==> inputs of exp/nickel <==
==> flow/design.v <==
module TMDS_Encoder (
    input  wire       PixelClk,
    output reg  [9:0] pDataOutRaw,    
    input  wire [7:0] pDataOut,       
    input  wire       pC0,
    input  wire       pC1,
    input  wire       pVde
);
localparam [9:0] kCtlTkn0 = 10'b1101010100;
localparam [9:0] kCtlTkn1 = 10'b0010101011;
localparam [9:0] kCtlTkn2 = 10'b0101010100;
localparam [9:0] kCtlTkn3 = 10'b1010101011;
function [3:0] sum_bits8;
    input [7:0] u;
    integer i;
    begin
        sum_bits8 = 4'd0;
        for (i = 0; i < 8; i = i + 1)
            sum_bits8 = sum_bits8 + {3'b000, u[i]};
    end
endfunction
reg  [7:0] pDataOut_1;
reg  [3:0] n1d_1;
reg        pC0_1, pC1_1, pVde_1;
reg  [8:0] q_m_2;
reg  [3:0] n1q_m_2, n0q_m_2;
reg        pC0_2, pC1_2, pVde_2;
reg  signed [4:0] cnt_t_3;
wire [8:0] q_m_xor_1, q_m_xnor_1, q_m_1;
wire [3:0] n1q_m_1;
always @(posedge PixelClk) begin
    pVde_1     <= pVde;
    n1d_1      <= sum_bits8(pDataOut);
    pDataOut_1 <= pDataOut;
    pC0_1      <= pC0;
    pC1_1      <= pC1;
end
assign q_m_xor_1[0]  = pDataOut_1[0];
assign q_m_xnor_1[0] = pDataOut_1[0];
genvar gi;
generate
    for (gi = 1; gi < 8; gi = gi + 1) begin : encode
        assign q_m_xor_1[gi]  = q_m_xor_1[gi-1] ^ pDataOut_1[gi];
        assign q_m_xnor_1[gi] = ~(q_m_xnor_1[gi-1] ^ pDataOut_1[gi]);
    end
endgenerate
assign q_m_xor_1[8]  = 1'b1;
assign q_m_xnor_1[8] = 1'b0;
assign q_m_1 = (n1d_1 > 4'd4 || (n1d_1 == 4'd4 && pDataOut_1[0] == 1'b0)) ?
               q_m_xnor_1 : q_m_xor_1;
assign n1q_m_1 = sum_bits8(q_m_1[7:0]);
always @(posedge PixelClk) begin
    n1q_m_2 <= n1q_m_1;
    n0q_m_2 <= 4'd8 - n1q_m_1;
    q_m_2   <= q_m_1;
    pC0_2   <= pC0_1;
    pC1_2   <= pC1_1;
    pVde_2  <= pVde_1;
end
wire cond_balanced_2     = (cnt_t_3 == 5'sd0) || (n1q_m_2 == 4'd4);
wire cond_not_balanced_2 = (cnt_t_3 > 5'sd0 && n1q_m_2 > 4'd4) ||
                           (cnt_t_3 < 5'sd0 && n1q_m_2 < 4'd4);
wire [9:0] control_token_2 = (!pC1_2 && !pC0_2) ? kCtlTkn0 :
                             (!pC1_2 &&  pC0_2) ? kCtlTkn1 :
                             ( pC1_2 && !pC0_2) ? kCtlTkn2 :
                                                  kCtlTkn3;
wire [9:0] q_out_2 =
    !pVde_2                            ? control_token_2 :
    (cond_balanced_2 && !q_m_2[8])     ? {~q_m_2[8], q_m_2[8], ~q_m_2[7:0]} :
    (cond_balanced_2 &&  q_m_2[8])     ? {~q_m_2[8], q_m_2[8],  q_m_2[7:0]} :
    cond_not_balanced_2                ? {1'b1,      q_m_2[8], ~q_m_2[7:0]} :
                                         {1'b0,      q_m_2[8],  q_m_2[7:0]};
wire signed [4:0] dc_bias_2 = $signed({1'b0, n0q_m_2}) - $signed({1'b0, n1q_m_2});
wire signed [4:0] cnt_t_2 =
    !pVde_2                        ? 5'sd0 :
    (cond_balanced_2 && !q_m_2[8]) ? cnt_t_3 + dc_bias_2 :
    (cond_balanced_2 &&  q_m_2[8]) ? cnt_t_3 - dc_bias_2 :
    cond_not_balanced_2            ? cnt_t_3 + $signed({3'b000,  q_m_2[8], 1'b0}) + dc_bias_2 :
                                     cnt_t_3 - $signed({3'b000, ~q_m_2[8], 1'b0}) - dc_bias_2;
always @(posedge PixelClk) begin
    cnt_t_3     <= cnt_t_2;
    pDataOutRaw <= q_out_2;    
end
endmodule
module rgb2dvi (
    input  wire        PixelClk,
    input  wire [23:0] vid_pData,
    input  wire        vid_pVDE,
    input  wire        vid_pHSync,
    input  wire        vid_pVSync,
    output wire [9:0]  pDataOutRaw0,    
    output wire [9:0]  pDataOutRaw1,    
    output wire [9:0]  pDataOutRaw2     
);
TMDS_Encoder DataEncoder0 (
    .PixelClk(PixelClk), .pDataOutRaw(pDataOutRaw0),
    .pDataOut(vid_pData[15:8]), .pC0(vid_pHSync), .pC1(vid_pVSync), .pVde(vid_pVDE));
TMDS_Encoder DataEncoder1 (
    .PixelClk(PixelClk), .pDataOutRaw(pDataOutRaw1),
    .pDataOut(vid_pData[7:0]), .pC0(1'b0), .pC1(1'b0), .pVde(vid_pVDE));
TMDS_Encoder DataEncoder2 (
    .PixelClk(PixelClk), .pDataOutRaw(pDataOutRaw2),
    .pDataOut(vid_pData[23:16]), .pC0(1'b0), .pC1(1'b0), .pVde(vid_pVDE));
endmodule
==> flow/run.sh <==
#!/bin/bash
# the make line also repeats each setting of config.mk as NAME=value (left out here)
make -C /OpenROAD-flow-scripts/flow DESIGN_CONFIG=/design/flow/config.mk WORK_HOME=/design/flow/orfs CLKGATE_MAP_FILE= finish
==> flow/config.mk <==
export PLATFORM = sky130hd
export DESIGN_NAME = rgb2dvi
export DESIGN_NICKNAME = rgb2dvi
export VERILOG_FILES = /design/flow/design.v
export SDC_FILE = /design/flow/constraint.sdc
export NUM_CORES = 4
export LEC_CHECK = 0
export ABC_AREA = 1
export CAP_MARGIN = 35
export CORE_MARGIN = 2
export CORE_UTILIZATION = 72
export CTS_CLUSTER_DIAMETER = 379
export CTS_CLUSTER_SIZE = 15
export PLACE_DENSITY_LB_ADDON = 0.25
export SLEW_MARGIN = 20
==> flow/constraint.sdc <==
create_clock -name core_clock -period 2.59 [get_ports {PixelClk}]
set_input_delay 0.5180 -clock core_clock [delete_from_list [all_inputs] [get_ports {PixelClk}]]
set_output_delay 0.5180 -clock core_clock [all_outputs]
set_load 0.01 [all_outputs]
==> exp/raven (differences from exp/nickel) <==
==> flow/config.mk (replaced) <==
export PLATFORM = sky130hd
export DESIGN_NAME = rgb2dvi
export DESIGN_NICKNAME = rgb2dvi
export VERILOG_FILES = /design/flow/design.v
export SDC_FILE = /design/flow/constraint.sdc
export NUM_CORES = 4
export LEC_CHECK = 0
export CAP_MARGIN = 20
export CORE_MARGIN = 2
export CORE_UTILIZATION = 40
export SLEW_MARGIN = 20
==> flow/constraint.sdc (replaced) <==
create_clock -name core_clock -period 2.2 [get_ports {PixelClk}]
set_input_delay 0.4400 -clock core_clock [delete_from_list [all_inputs] [get_ports {PixelClk}]]
set_output_delay 0.4400 -clock core_clock [all_outputs]
set_load 0.01 [all_outputs]
==> qor summary <==
item	exp/raven	exp/nickel
Syn Std Cell Area	7350 µm²	7750 µm²
Row cnt	49	37
Yosys-reported design area after synthesis	7350 µm²	7750 µm²
Die y size	140 µm	108 µm
Chip area	19500 µm²	11600 µm²
Width of the die	140 µm	108 µm
Instance count of the mapped netlist	722	909
Placement-stage cell area	9480 µm²	9380 µm²
Placement Setup Slack	-1.34 ns	-1.21 ns
Result of the run	finished with violations	stopped before the end
Failing step	-	4_1_cts
Reasons for failing layout checks	negative setup slack	-
Compound-cell area share of the yosys netlist	8.94%	8.06%
Final weighted congestion of routability-driven global placement	0.858	0.947
Adder and majority cell fraction of the synthesized area	24.6%	23.4%
Fraction of the core area occupied by cells at floorplan	40.8%	74.7%
Number of placed instances with taps included	1123	1195
Mapped Nets	873	1060
Post-Synth XOR/XNOR Area	13.2%	5.20%
Cell with the most instances after synthesis	dfxtp_1	inv_1
Number of distinct library cell variants in the gate-level netlist after synthesis	59	33
Yosys simple share	8.63%	19.0%

========
==> inputs of job 6236 <==
RTL: the design.v shown in full above, as it stands there.
Settings: LEC_CHECK=0, CAP_MARGIN=30, CELL_PAD_IN_SITES_DETAIL_PLACEMENT=1, CELL_PAD_IN_SITES_GLOBAL_PLACEMENT=0, CORE_ASPECT_RATIO=1.25, CORE_MARGIN=2, CORE_UTILIZATION=54, CTS_CLUSTER_DIAMETER=292, GPL_ROUTABILITY_DRIVEN=1, GPL_TIMING_DRIVEN=0, HOLD_SLACK_MARGIN=-0.1, MIN_ROUTING_LAYER=met1, SLEW_MARGIN=15, TNS_END_PERCENT=35; clock period 5.74 ns.
run.sh (not shown) runs the stock make flow with config.mk's settings and CLKGATE_MAP_FILE=.
==> inputs of job 6723, as changes to job 6236 <==
CAP_MARGIN = 20   (was 30)
CELL_PAD_IN_SITES_DETAIL_PLACEMENT = unset   (was 1)
CELL_PAD_IN_SITES_GLOBAL_PLACEMENT = unset   (was 0)
CORE_ASPECT_RATIO = unset   (was 1.25)
CORE_UTILIZATION = 68   (was 54)
CTS_CLUSTER_DIAMETER = 29   (was 292)
GPL_ROUTABILITY_DRIVEN = unset   (was 1)
GPL_TIMING_DRIVEN = unset   (was 0)
HOLD_SLACK_MARGIN = unset   (was -0.1)
MIN_ROUTING_LAYER = unset   (was met1)
SETUP_SLACK_MARGIN = 0.84   (was unset)
SLEW_MARGIN = 20   (was 15)
TNS_END_PERCENT = unset   (was 35)
==> flow/constraint.sdc (replaced) <==
create_clock -name core_clock -period 3.18 [get_ports {PixelClk}]
set_input_delay 0.6360 -clock core_clock [delete_from_list [all_inputs] [get_ports {PixelClk}]]
set_output_delay 0.6360 -clock core_clock [all_outputs]
set_load 0.01 [all_outputs]
==> results <==
quantity	job 6723	job 6236
Sum of net half-perimeters after detailed placement	11600 um	13100 um
FP Core Util	70.5%	55.3%
Root Buffer Master	sky130_fd_sc_hd__clkbuf_8	sky130_fd_sc_hd__clkbuf_16
Simple-gate area share of the yosys netlist	8.63%	8.63%
Part of the Yosys area used for sequential elements	36.8%	36.8%
Die area	11700 sq um	14600 sq um
Fraction of post-synthesis cell area in the top cell type by area	36.8%	36.8%
Global placement routability congestion	0.923	0.885
Placeable core region	10400 sq um	13300 sq um
Top cell type by instance count after synthesis	sky130_fd_sc_hd__dfxtp_1	sky130_fd_sc_hd__dfxtp_1
Gate count of the mapped netlist	722	722
DIE WIDTH	108 um	108 um
Pre-CTS WS	-406 ps	1310 ps
Area of the synthesized netlist per yosys stat	7350 sq um	7350 sq um
Area after DPL	8680 sq um	8130 sq um
Cts-stage hold buffer count	0	0
Outcome	did not finish	complete, no violations
Stage where the flow stopped	5_1_grt	-
Share of the synthesized netlist area taken by xor and xnor gates	13.2%	13.2%
Y dimension of the die	108 um	134 um
Number of setup buffers added after CTS	31	0
Num rows	37	47
Number of gates resized after CTS	118	0
Cells after DPL	940	950

========
==> run a <==
// rgb2dvi: RTL as listed in full above, without the edits since
export LEC_CHECK = 0
export ABC_AREA = 1
export CAP_MARGIN = 20
export CORE_ASPECT_RATIO = 0.5
export CORE_MARGIN = 2
export CORE_UTILIZATION = 63
export CTS_CLUSTER_DIAMETER = 324
export CTS_CLUSTER_SIZE = 98
export SLEW_MARGIN = 10
export TNS_END_PERCENT = 10
create_clock -name core_clock -period 4.0 [get_ports {PixelClk}]
==> inputs of run b, as changes to run a <==
==> flow/config.mk (replaced) <==
export PLATFORM = sky130hd
export DESIGN_NAME = rgb2dvi
export DESIGN_NICKNAME = rgb2dvi
export VERILOG_FILES = /design/flow/design.v
export SDC_FILE = /design/flow/constraint.sdc
export NUM_CORES = 4
export LEC_CHECK = 0
export CAP_MARGIN = 20
export CORE_MARGIN = 2
export CORE_UTILIZATION = 72
export CTS_CLUSTER_DIAMETER = 29
export SETUP_SLACK_MARGIN = 0.78
export SLEW_MARGIN = 20
==> flow/constraint.sdc (replaced) <==
create_clock -name core_clock -period 3.18 [get_ports {PixelClk}]
set_input_delay 0.6360 -clock core_clock [delete_from_list [all_inputs] [get_ports {PixelClk}]]
set_output_delay 0.6360 -clock core_clock [all_outputs]
set_load 0.01 [all_outputs]
==> inputs of run c, as changes to run a <==
==> flow/config.mk (replaced) <==
export PLATFORM = sky130hd
export DESIGN_NAME = rgb2dvi
export DESIGN_NICKNAME = rgb2dvi
export VERILOG_FILES = /design/flow/design.v
export SDC_FILE = /design/flow/constraint.sdc
export NUM_CORES = 4
export LEC_CHECK = 0
export CAP_MARGIN = 20
export CORE_MARGIN = 2
export CORE_UTILIZATION = 65
export CTS_CLUSTER_DIAMETER = 145
export SLEW_MARGIN = 20
==> flow/constraint.sdc (replaced) <==
create_clock -name core_clock -period 3.18 [get_ports {PixelClk}]
set_input_delay 0.6360 -clock core_clock [delete_from_list [all_inputs] [get_ports {PixelClk}]]
set_output_delay 0.6360 -clock core_clock [all_outputs]
set_load 0.01 [all_outputs]
==> inputs of run d, as changes to run a <==
==> flow/config.mk (replaced) <==
export PLATFORM = sky130hd
export DESIGN_NAME = rgb2dvi
export DESIGN_NICKNAME = rgb2dvi
export VERILOG_FILES = /design/flow/design.v
export SDC_FILE = /design/flow/constraint.sdc
export NUM_CORES = 4
export LEC_CHECK = 0
export CAP_MARGIN = 20
export CORE_ASPECT_RATIO = 0.5
export CORE_MARGIN = 2
export CORE_UTILIZATION = 40
export SETUP_SLACK_MARGIN = -0.4
export SLEW_MARGIN = 20
==> qor summary <==
Wirelength per Cell: run b -; run a 12.59 µm; run c 15.12 µm; run d 12.71 µm
Minimum setup slack in the final design: run b -; run a 0.1828 ns; run c -0.4228 ns; run d 0.1553 ns
Number of vias after detailed routing: run b -; run a 5803; run c 5122; run d 4782
Seq area share: run b -; run a 29.59%; run c 29.51%; run d 30.68%
Residual antenna-violating net count after detailed routing: run b -; run a 0; run c 0; run d 0
Slew HR: run b -; run a 56.16%; run c 40.89%; run d 40.79%
Combinational gate area: run b -; run a 4367 µm²; run c 4405 µm²; run d 4145 µm²
All-Layer GR Usage: run b -; run a 23.63%; run c 26.23%; run d 14.30%
Via count of the first global-routing pass: run b -; run a 5698; run c 5312; run d 4718
Max-cap check violation count: run b -; run a 0; run c 0; run d 0
Vias/cell: run b -; run a 5.003; run c 5.243; run d 4.589
Global placement routability congestion: run b 0.9414; run a 0.8962; run c 0.9010; run d 0.8479
Worst Hold Class: run b -; run a flip-flop to flip-flop; run c flip-flop to flip-flop; run d flip-flop to flip-flop
Register area share after synthesis: run b 36.78%; run a 34.89%; run c 36.78%; run d 36.78%
Bufs w/o clock: run b -; run a 60; run c 92; run d 63
Met2 Routed Length: run b -; run a 7125 µm; run c 7775 µm; run d 6110 µm
Total number of cells along the worst setup path: run b -; run a 14; run c 13; run d 12
Maximum number of pins on one net before global-route repair: run b -; run a 36; run c 32; run d 33
Run status: run b did not finish; run a no timing/DRC/antenna violations; run c complete, but fails checks; run d no timing/DRC/antenna violations
Last stage reached: run b clock tree synthesis (4_1_cts); run a -; run c -; run d -
Violated checks: run b -; run a -; run c negative setup slack; run d -
Hold path start: run b -; run a DataEncoder2.pVde_1$_DFF_P_; run c DataEncoder0.pC1_1$_DFF_P_; run d DataEncoder0.pC0_1$_DFF_P_
Cell with the most instances on the worst path: run b -; run a sky130_fd_sc_hd__fa_1; run c -; run d sky130_fd_sc_hd__fa_1
FP Rows: run b 36; run a 28; run c 38; run d 34

========
==> wip/zinc: inputs <==
Starts from the design.v that is shown in full above.
==> flow/config.mk <==
export PLATFORM = sky130hd
export DESIGN_NAME = rgb2dvi
export DESIGN_NICKNAME = rgb2dvi
export VERILOG_FILES = /design/flow/design.v
export SDC_FILE = /design/flow/constraint.sdc
export NUM_CORES = 4
export LEC_CHECK = 0
export CAP_MARGIN = 0
export CORE_MARGIN = 2
export CORE_UTILIZATION = 72
export CTS_CLUSTER_DIAMETER = 105
export SETUP_SLACK_MARGIN = -0.19
export SLEW_MARGIN = 20
==> flow/constraint.sdc <==
create_clock -name core_clock -period 3.18 [get_ports {PixelClk}]
set_input_delay 0.6360 -clock core_clock [delete_from_list [all_inputs] [get_ports {PixelClk}]]
set_output_delay 0.6360 -clock core_clock [all_outputs]
set_load 0.01 [all_outputs]
==> wip/indigo (differences from wip/zinc) <==
--- a/flow/config.mk
+++ b/flow/config.mk
@@ -7,7 +7,8 @@
 export LEC_CHECK = 0
-export CAP_MARGIN = 0
+export CAP_MARGIN = 20
 export CORE_MARGIN = 2
 export CORE_UTILIZATION = 72
-export CTS_CLUSTER_DIAMETER = 105
-export SETUP_SLACK_MARGIN = -0.19
+export CTS_CLUSTER_DIAMETER = 30
+export PLACE_DENSITY = 0.65
+export SETUP_SLACK_MARGIN = 0.94
 export SLEW_MARGIN = 20
==> flow/constraint.sdc (replaced) <==
create_clock -name core_clock -period 3.34 [get_ports {PixelClk}]
set_input_delay 0.6680 -clock core_clock [delete_from_list [all_inputs] [get_ports {PixelClk}]]
set_output_delay 0.6680 -clock core_clock [all_outputs]
set_load 0.01 [all_outputs]
==> wip/violet (differences from wip/zinc) <==
--- a/flow/config.mk
+++ b/flow/config.mk
@@ -7,7 +7,9 @@
 export LEC_CHECK = 0
-export CAP_MARGIN = 0
+export CAP_MARGIN = 40
+export CORE_ASPECT_RATIO = 0.92
 export CORE_MARGIN = 2
-export CORE_UTILIZATION = 72
-export CTS_CLUSTER_DIAMETER = 105
-export SETUP_SLACK_MARGIN = -0.19
+export CORE_UTILIZATION = 71
+export CTS_CLUSTER_DIAMETER = 145
+export PLACE_DENSITY = 0.63
+export SETUP_SLACK_MARGIN = -0.21
 export SLEW_MARGIN = 20
==> run summary <==
Here are the numbers from the latest Yosys + OpenROAD run.

The run finished, with violations left. The cell count of the worst reg-to-reg path came out at 14. The final setup violation count is 25. The class occupying the most area after layout is reported as multi-input combinational cells.

The worst setup path is launched from a flip-flop. The critical path in the final layout is reported with a setup slack of -733 ps. The layout checks failed on negative setup slack.
-- figures above: wip/zinc

==> run summary <==
Results of the implementation run.

The run stopped with a tool error. The gate count after technology mapping is between 700 and 800. During placement, the flow inserted port buffers numbering approximately 57. The pre-CTS setup check shows a worst slack of -241 ps.

The run ended at clock tree synthesis. The compound-gate portion of the synthesized area came out at 0.0894. By area the synthesized netlist is led by sky130_fd_sc_hd__dfxtp_1 37%, sky130_fd_sc_hd__ha_1 15%, sky130_fd_sc_hd__fa_1 9.8%, sky130_fd_sc_hd__inv_1 6.3%, sky130_fd_sc_hd__xnor2_1 5.6%. The tool reported: "[ERROR DPL-0038] Utilization greater than 100%, impossible to legalize".
-- figures above: wip/indigo

==> run summary <==
Here are the numbers from the latest Yosys + OpenROAD run.

The final setup violation count is 21. The setup slack after layout is -588 ps. The run finished, with violations left. The checks that failed: negative setup slack.
-- figures above: wip/violet

